## processing_fsm
module processing_fsm(clock, reset, start_signal, size, done, 
                            buf_0_write_en, buf_1_write_en, error_buf_write_en,
                            buf_0_w_data, buf_1_w_data, error_mem_w_data,
                            buf_0_r_data, buf_1_r_data, error_mem_r_data,
                            buf_0_addr, buf_1_addr, error_mem_addr, buf_sel);
Size in the first run: roughly 2400 cells after synthesis, ~250 flip-flops, ~23000 um^2 of cells after synthesis.
Settings: LEC_CHECK=0, CAP_MARGIN=20, CORE_MARGIN=2, CORE_UTILIZATION=58, CTS_CLUSTER_DIAMETER=374, SLEW_MARGIN=20, TNS_END_PERCENT=15; clock period 5.0 ns.
run.sh (not shown) runs the stock make flow with config.mk's settings and CLKGATE_MAP_FILE=.
Rerun with:
CORE_UTILIZATION = 72   (was 58)
CTS_CLUSTER_DIAMETER = unset   (was 374)
PLACE_DENSITY = 0.79   (was unset)
TNS_END_PERCENT = unset   (was 15)
clock period = 4.33 ns   (was 5.0 ns; I/O delays follow)
Outcome:
- The new run finished but failed the layout checks on negative setup slack
- clock-buffer cell count stays the same
- cell count falls by 1.3%
- global-route usage rises by 8.8 points
- die size falls by 19%
- worst setup slack degrades by 0.59 ns
- sequential share of layout area falls by 0.57 points
Rerun with:
CORE_UTILIZATION = 40   (was 72)
PLACE_DENSITY = unset   (was 0.79)
clock period = 5.51 ns   (was 4.33 ns; I/O delays follow)
- This time the run ran to the end with no violations
- hold slack gets better by 0.072 ns
- cell area shrinks by about 2.7%
- area after synthesis does not change
- routed wire length fell by about 1.8%
Rerun with:
CORE_UTILIZATION = 68   (was 40)
clock period = 5.52 ns   (was 5.51 ns; I/O delays follow)
Outcome: Wire length decreases by 2.9%; utilization increases by 30 points; setup slack loses 0.0083 ns; fmax is lower by 0.35%; cell area falls by 2.1%; synthesized area stays the same.
Rerun with:
ABC_AREA = 1   (was unset)
CORE_UTILIZATION = 72   (was 68)
PLACE_DENSITY = 0.42   (was unset)
clock period = 4.59 ns   (was 5.52 ns; I/O delays follow)
Outcome: The changed run finished with negative setup slack left; worst hold slack loses 0.12 ns; area after synthesis increases slightly; fmax goes up by about a fifth; first-iteration DRC count goes up by well over a third.

========
processing_fsm again, from the RTL that the note above started with.
Design processing_fsm, start of the top module:
module processing_fsm(clock, reset, start_signal, size, done, 
                            buf_0_write_en, buf_1_write_en, error_buf_write_en,
                            buf_0_w_data, buf_1_w_data, error_mem_w_data,
                            buf_0_r_data, buf_1_r_data, error_mem_r_data,
                            buf_0_addr, buf_1_addr, error_mem_addr, buf_sel);
clock: 4.07 ns
lec_check: 0
cap_margin: 20
core_margin: 2
core_utilization: 72
slew_margin: 20
tns_end_percent: 10
The baseline ran to the end with violations: setup timing.
==> next run, changes <==
- CORE_UTILIZATION: 72 -> 40
- TNS_END_PERCENT: 10 -> unset
- clock period: 4.07 -> 7.0 ns (I/O delays scaled with it)
What happened: The changed run completed with no timing, DRC or antenna violations. Cell area falls by 4.2%. Clock skew rises by 0.0096 ns. Non-clock buffer count falls by 215. Core utilization falls by 40 points. Synthesized area is unchanged. Die size rises by 78%.

========
Starting RTL as in the previous note.
export LEC_CHECK = 0
export ABC_AREA = 1
export CAP_MARGIN = 0
export CORE_MARGIN = 2
export CORE_UTILIZATION = 72
export CTS_CLUSTER_SIZE = 10
export HOLD_SLACK_MARGIN = 0.29
export PLACE_DENSITY = 0.42
export SETUP_SLACK_MARGIN = 0.37
export SLEW_MARGIN = 20
export TNS_END_PERCENT = 20
create_clock -name core_clock -period 4.59 [get_ports {clock}]
==> next run, changes <==
- ABC_AREA: 1 -> not set
- CAP_MARGIN: 0 -> 20
- CORE_UTILIZATION: 72 -> 70
- CTS_CLUSTER_SIZE: 10 -> not set
- HOLD_SLACK_MARGIN: 0.29 -> not set
- PLACE_DENSITY: 0.42 -> not set
- SETUP_SLACK_MARGIN: 0.37 -> not set
- TNS_END_PERCENT: 20 -> not set
- clock period: 4.59 -> 8.6 ns (I/O delays scaled with it)
Result: The changed run completed with no timing, DRC or antenna violations; design area is lower by about 5%; via count goes down by 20%; fmax falls by 18%.
==> next run, changes <==
- CORE_UTILIZATION: 70 -> 71
- CTS_CLUSTER_SIZE: not set -> 15
- SETUP_SLACK_MARGIN: not set -> 0.68
- clock period: 8.6 -> 4.91 ns (I/O delays scaled with it)
Worst hold slack gets worse by 0.032 ns.
Routed wire length goes up by 5.5%.
Area after synthesis is unchanged.
Worst setup slack gets worse by 3.0 ns.
==> next run, changes <==
- CORE_UTILIZATION: 71 -> 72
- PLACE_DENSITY_LB_ADDON: not set -> 0.02
- clock period: 4.91 -> 4.78 ns (I/O delays scaled with it)
Design area increases by about 0.6%; clock skew came out lower by 0.022 ns; die size drops by about 1.4%; routed wire length goes up by 3.1%; area after synthesis is unchanged.
==> next run, changes <==
- CORE_UTILIZATION: 72 -> 65
- CTS_CLUSTER_SIZE: 15 -> not set
- PLACE_DENSITY_LB_ADDON: 0.02 -> not set
- SETUP_SLACK_MARGIN: 0.68 -> not set
- clock period: 4.78 -> 4.4 ns (I/O delays scaled with it)
With this change the flow completed, yet does not pass: setup timing.
Clock skew goes up by 0.021 ns.
Critical path depth is unchanged.
Area after synthesis is unchanged.
Routed wire length goes down by 4.6%.
Sequential share of layout area went down by 0.39 points.
Count of clock-buffer cells in the layout rises by 3.
Non-clock buffer count came out higher by 77.
Worst hold slack is worse by 0.068 ns.
==> next run, changes <==
- CORE_UTILIZATION: 65 -> 19
- CTS_CLUSTER_SIZE: not set -> 55
- clock period: 4.4 -> 7.0 ns (I/O delays scaled with it)
Now the flow went through all stages and came out clean.
Count of clock-buffer cells in the layout grows by 5.
Utilization shrinks by 54 points.
Global-route usage shrinks by 26 points.
Flip-flop count does not change.
Via count shrinks by 7.3%.
Non-clock buffer count shrinks by 157.
